Setup of v16:
// Cordic
module Cordic #(parameter MODE = 0, STAGES = 8, WIDTH = 16, PHASE_WIDTH = 19)(
input wire                        in_clk,
input wire                        in_rst,
input wire                        in_enable,
input wire    [WIDTH-1:0]         in_x,
input wire    [WIDTH-1:0]         in_y,
input wire    [PHASE_WIDTH-1:0]   in_phase,
output wire                       out_valid,
output wire   [PHASE_WIDTH-1:0]   out_phase,
output wire   [WIDTH-1:0]         out_x,
output wire   [WIDTH-1:0]         out_y
);
clock: 7.07 ns
lec_check: 0
cap_margin: 40
core_margin: 2
core_utilization: 72
slew_margin: 20
tns_end_percent: 45
run.sh (not shown) runs the stock make flow with config.mk's settings and CLKGATE_MAP_FILE=.
Although it ran to completion, v16 produced a layout that fails the final checks because of negative setup slack.
Input-level comparison between v11 and v16:
-- flow/config.mk --
<<< v16, line 8
export CAP_MARGIN = 40
>>> v11, line 8
export CAP_MARGIN = 5
<<< v16, line 11
>>> v11, line 11
export PLACE_DENSITY = 0.64
export SETUP_SLACK_MARGIN = -0.57
<<< v16, line 12
export TNS_END_PERCENT = 45
>>> v11, line 14
==> flow/constraint.sdc <==
create_clock -name core_clock -period 6.92 [get_ports {in_clk}]
set_input_delay 1.3840 -clock core_clock [delete_from_list [all_inputs] [get_ports {in_clk}]]
set_output_delay 1.3840 -clock core_clock [all_outputs]
set_load 0.01 [all_outputs]
==> results <==
As for a clean layout from v11 and v16, there is none.
v16: all stages done; final checks FAILED (negative setup slack).
Finished, but not clean: v11, with negative setup slack.
Between v16 and v11, the fill cell total of the finished layout does not differ in any meaningful way.
The placed standard-cell area was comparable across v11 and v16.
| cell area after layout | higher: v11 |
Going from v16 to v11, the worst relative slew slack was found to have gone down by 15 points.
Between v11 and v16, the overall track demand over capacity in global routing is lower for v16.
Routed wire length, v11 and v16: larger value in v11
Via count of the first global-routing pass went up slightly going from v16 to v11.
Looking at clock buffer instance count of the final layout, v11 sits about 3.7% lower than v16 does.
On v11: wire length of the first global-routing pass is about 2.5% higher than what v16 gave.
Filler-free cell count of the finished design: v16 vs v11, no meaningful difference
[inputs] v43 vs v11
-- flow/config.mk --
<<< v11, line 8
export CAP_MARGIN = 5
>>> v43, line 8
export CAP_MARGIN = 20
<<< v11, line 11
export PLACE_DENSITY = 0.64
export SETUP_SLACK_MARGIN = -0.57
>>> v43, line 11
export PLACE_DENSITY_LB_ADDON = 0.0
export SETUP_SLACK_MARGIN = 1.99
==> flow/constraint.sdc <==
create_clock -name core_clock -period 7.37 [get_ports {in_clk}]
set_input_delay 1.4740 -clock core_clock [delete_from_list [all_inputs] [get_ports {in_clk}]]
set_output_delay 1.4740 -clock core_clock [all_outputs]
set_load 0.01 [all_outputs]
Results
- Although it ran to completion, v43 produced a layout that fails the final checks because of negative setup slack.
- The post-route non-filler standard cell count of v43 and that of v11 are within noise of each other.
- Changes observed in v43 relative to v11: worst setup slack after layout went up by 0.21 ns, pin count of the biggest net entering global routing moved up, setup-violating endpoint count in the final report now smaller.

* * *

Cordic again, from the RTL that the note above started with.
export LEC_CHECK = 0
export CAP_MARGIN = 0
export CELL_PAD_IN_SITES_DETAIL_PLACEMENT = 1
export CELL_PAD_IN_SITES_GLOBAL_PLACEMENT = 2
export CORE_ASPECT_RATIO = 1.1
export CORE_MARGIN = 2
export CORE_UTILIZATION = 64
export CTS_CLUSTER_DIAMETER = 203
export GPL_TIMING_DRIVEN = 0
export HOLD_SLACK_MARGIN = 0.12
export MAX_ROUTING_LAYER = met5
export MIN_ROUTING_LAYER = met2
export PLACE_DENSITY_LB_ADDON = 0.09
export SETUP_SLACK_MARGIN = 1.43
export SLEW_MARGIN = 40
export TNS_END_PERCENT = 25
create_clock -name core_clock -period 6.66 [get_ports {in_clk}]
The first run never finished: it broke off in global placement without I/O (3_1_place_gp_skip_io).
Edit:
CAP_MARGIN = 20   (was 0)
CELL_PAD_IN_SITES_DETAIL_PLACEMENT = default   (was 1)
CELL_PAD_IN_SITES_GLOBAL_PLACEMENT = default   (was 2)
CORE_ASPECT_RATIO = default   (was 1.1)
CORE_UTILIZATION = 37   (was 64)
CTS_CLUSTER_DIAMETER = default   (was 203)
GPL_TIMING_DRIVEN = default   (was 0)
HOLD_SLACK_MARGIN = default   (was 0.12)
MAX_ROUTING_LAYER = default   (was met5)
MIN_ROUTING_LAYER = default   (was met2)
PLACE_DENSITY_LB_ADDON = default   (was 0.09)
SETUP_SLACK_MARGIN = default   (was 1.43)
SLEW_MARGIN = 20   (was 40)
TNS_END_PERCENT = default   (was 25)
clock period = 8.77 ns   (was 6.66 ns; I/O delays follow)
With this change the flow finished clean; synthesized cell count stays the same; die size grows by 72%; area after synthesis stays the same.
Edit:
CORE_UTILIZATION = 72   (was 37)
CTS_CLUSTER_SIZE = 100   (was default)
TNS_END_PERCENT = 45   (was default)
clock period = 7.07 ns   (was 8.77 ns; I/O delays follow)
This time the run finished but failed the layout checks on setup timing.
Hold slack is worse by 7.2 ps.
Register-to-register slack is worse by 1700 ps.
Clock-buffer cell count fell by 4.
Design area decreases by 1.0%.
Die size falls by 48%.
Wire length came out higher by 2.0%.
Global-route usage came out higher by 16 points.
Sequential cell count does not change.
Edit:
CTS_CLUSTER_SIZE = default   (was 100)
clock period = 9.57 ns   (was 7.07 ns; I/O delays follow)
Now the flow finished with timing, DRC and antenna clean.
Synthesized area is unchanged.
Routed wire length grows by 1.8%.

* * *

Starting RTL as in the previous note.
clock: 6.36 ns
lec_check: 0
cap_margin: 0
cell_pad_in_sites_detail_placement: 1
cell_pad_in_sites_global_placement: 2
core_aspect_ratio: 1.1
core_margin: 2
core_utilization: 64
cts_cluster_diameter: 203
gpl_timing_driven: 1
max_routing_layer: met5
min_routing_layer: met2
place_density_lb_addon: 0.09
setup_slack_margin: 1.43
slew_margin: 40
tns_end_percent: 25
The starting point aborted during global placement without I/O (3_1_place_gp_skip_io) (FLW-0024).
Change:
- CAP_MARGIN: 0 -> 5
- CELL_PAD_IN_SITES_DETAIL_PLACEMENT: 1 -> unset
- CORE_ASPECT_RATIO: 1.1 -> unset
- CORE_UTILIZATION: 64 -> 41
- CTS_CLUSTER_DIAMETER: 203 -> unset
- GPL_TIMING_DRIVEN: 1 -> unset
- MAX_ROUTING_LAYER: met5 -> unset
- MIN_ROUTING_LAYER: met2 -> unset
- PLACE_DENSITY_LB_ADDON: 0.09 -> unset
- SETUP_SLACK_MARGIN: 1.43 -> unset
- SLEW_MARGIN: 40 -> 10
- TNS_END_PERCENT: 25 -> unset
- clock period: 6.36 -> 9.0 ns (I/O delays scaled with it)
With this change the flow produced a clean layout.
Area after synthesis does not change.
Die size goes up by well over a third.
Synthesized cell count does not change.
Change:
- CAP_MARGIN: 5 -> 20
- CELL_PAD_IN_SITES_GLOBAL_PLACEMENT: 2 -> unset
- CORE_UTILIZATION: 41 -> 72
- PLACE_DENSITY: unset -> 0.37
- SLEW_MARGIN: 10 -> 20
- clock period: 9.0 -> 8.27 ns (I/O delays scaled with it)
With this change the flow produced a layout that fails on negative setup slack.
Clock-buffer cell count falls by 8.
Die size falls by about 43%.
Area after synthesis stays the same.
Flip-flop count stays the same.
Via count rises by 4.4%.

* * *

Setup of v13:
Cordic again, from the RTL that the note above started with.
clock: 12.5 ns
lec_check: 0
abc_area: 1
cap_margin: 20
cell_pad_in_sites_global_placement: 2
core_aspect_ratio: 0.99
core_margin: 2
core_utilization: 24
cts_cluster_diameter: 292
gpl_timing_driven: 0
max_routing_layer: met5
place_density: 0.62
setup_slack_margin: 2.14
slew_margin: 30
--- input diff v13..v7 ---
Settings: removing GPL_TIMING_DRIVEN (formerly 0); changing CORE_UTILIZATION from 24 to 40; removing CORE_ASPECT_RATIO (formerly 0.99); changing SLEW_MARGIN from 30 to 20; removing CELL_PAD_IN_SITES_GLOBAL_PLACEMENT (formerly 2); removing MAX_ROUTING_LAYER (formerly met5); removing PLACE_DENSITY (formerly 0.62); removing SETUP_SLACK_MARGIN (formerly 2.14); changing the clock period (ns, I/O delays scaled along) from 12.5 to 9.0.
[summary]
- Total met3 wirelength after detailed routing: lower on v13
- Against v13, v7 reports a clock-buffer cell count that is lower.
- Diff v7..v13 | synthesized cell count | unchanged
- From v13 to v7 the numbers moved as follows: number of buffers and inverters on the critical path dropped 1; clock latency of the later-clocked register in the worst-skew pair went down by 40 ps; post-synthesis register bit count ~0 delta; total of fill cells in the finished design -10563.
Modified inputs, v10 compared to v7
Settings: CTS_CLUSTER_DIAMETER: 292 -> unset; SETUP_SLACK_MARGIN: unset -> -0.2; ABC_AREA: 1 -> unset; the clock period (ns, I/O delays scaled along): 9.0 -> 8.77.
When v10 is set beside v7, its summed standard-cell area reported by yosys turns out to be about 2.8% smaller. Portion of the clock cycle consumed by the worst path in the final layout ends up lower on v7. Relative to v7, number of cells after detailed placement has decreased by 1526 in v10. Number of cells in Yosys stat: higher on v7. The lower post-detailed-route wirelength per cell came out of v7.
## Diff of input files: v48 against v10
Settings: CTS_CLUSTER_SIZE: unset -> 100; SETUP_SLACK_MARGIN: -0.2 -> unset; CORE_UTILIZATION: 40 -> 52; the clock period (ns, I/O delays scaled along): 8.77 -> 4.94.
## What came out
v48 had finished all stages when the layout checks came back failing, citing negative setup slack.
From v10 to v48 the numbers moved as follows: placeable core region shows a reduction of 29000 sq um.
[v48] wire length after detailed routing rose 3.4% relative to v10
In v48, number of placed cells counting well taps is lower than in v10.
In the floorplan summary, v48 is listed with a die area less than that of v10.
Re final instance area: v10 was lower than v48.
#### Input delta (v25 over v48)
Settings: CTS_CLUSTER_SIZE: 100 -> unset; PLACE_DENSITY: unset -> 0.66; CORE_UTILIZATION: 52 -> 72; SETUP_SLACK_MARGIN: unset -> -0.57; the clock period (ns, I/O delays scaled along): 4.94 -> 7.61.
## What came out
Each of v48 and v25 falls short of a clean finish.
Summary: with v48 as the reference, count of buffers not belonging to the clock network in the layout in v25 moved down by more than half.
v48 → v25: detailed-routed wire length on met3 +69%; die area fell about 27%; critical path depth moved up.
Share of cell area taken by flip-flops and latches was higher in the run labelled v25.
Diff v48 -> v25: number of tap cells added at floorplan shrank by about 26%; area of all placed cells without fillers shows a reduction of 2200 sq um; wire length of the first global-routing pass went up.
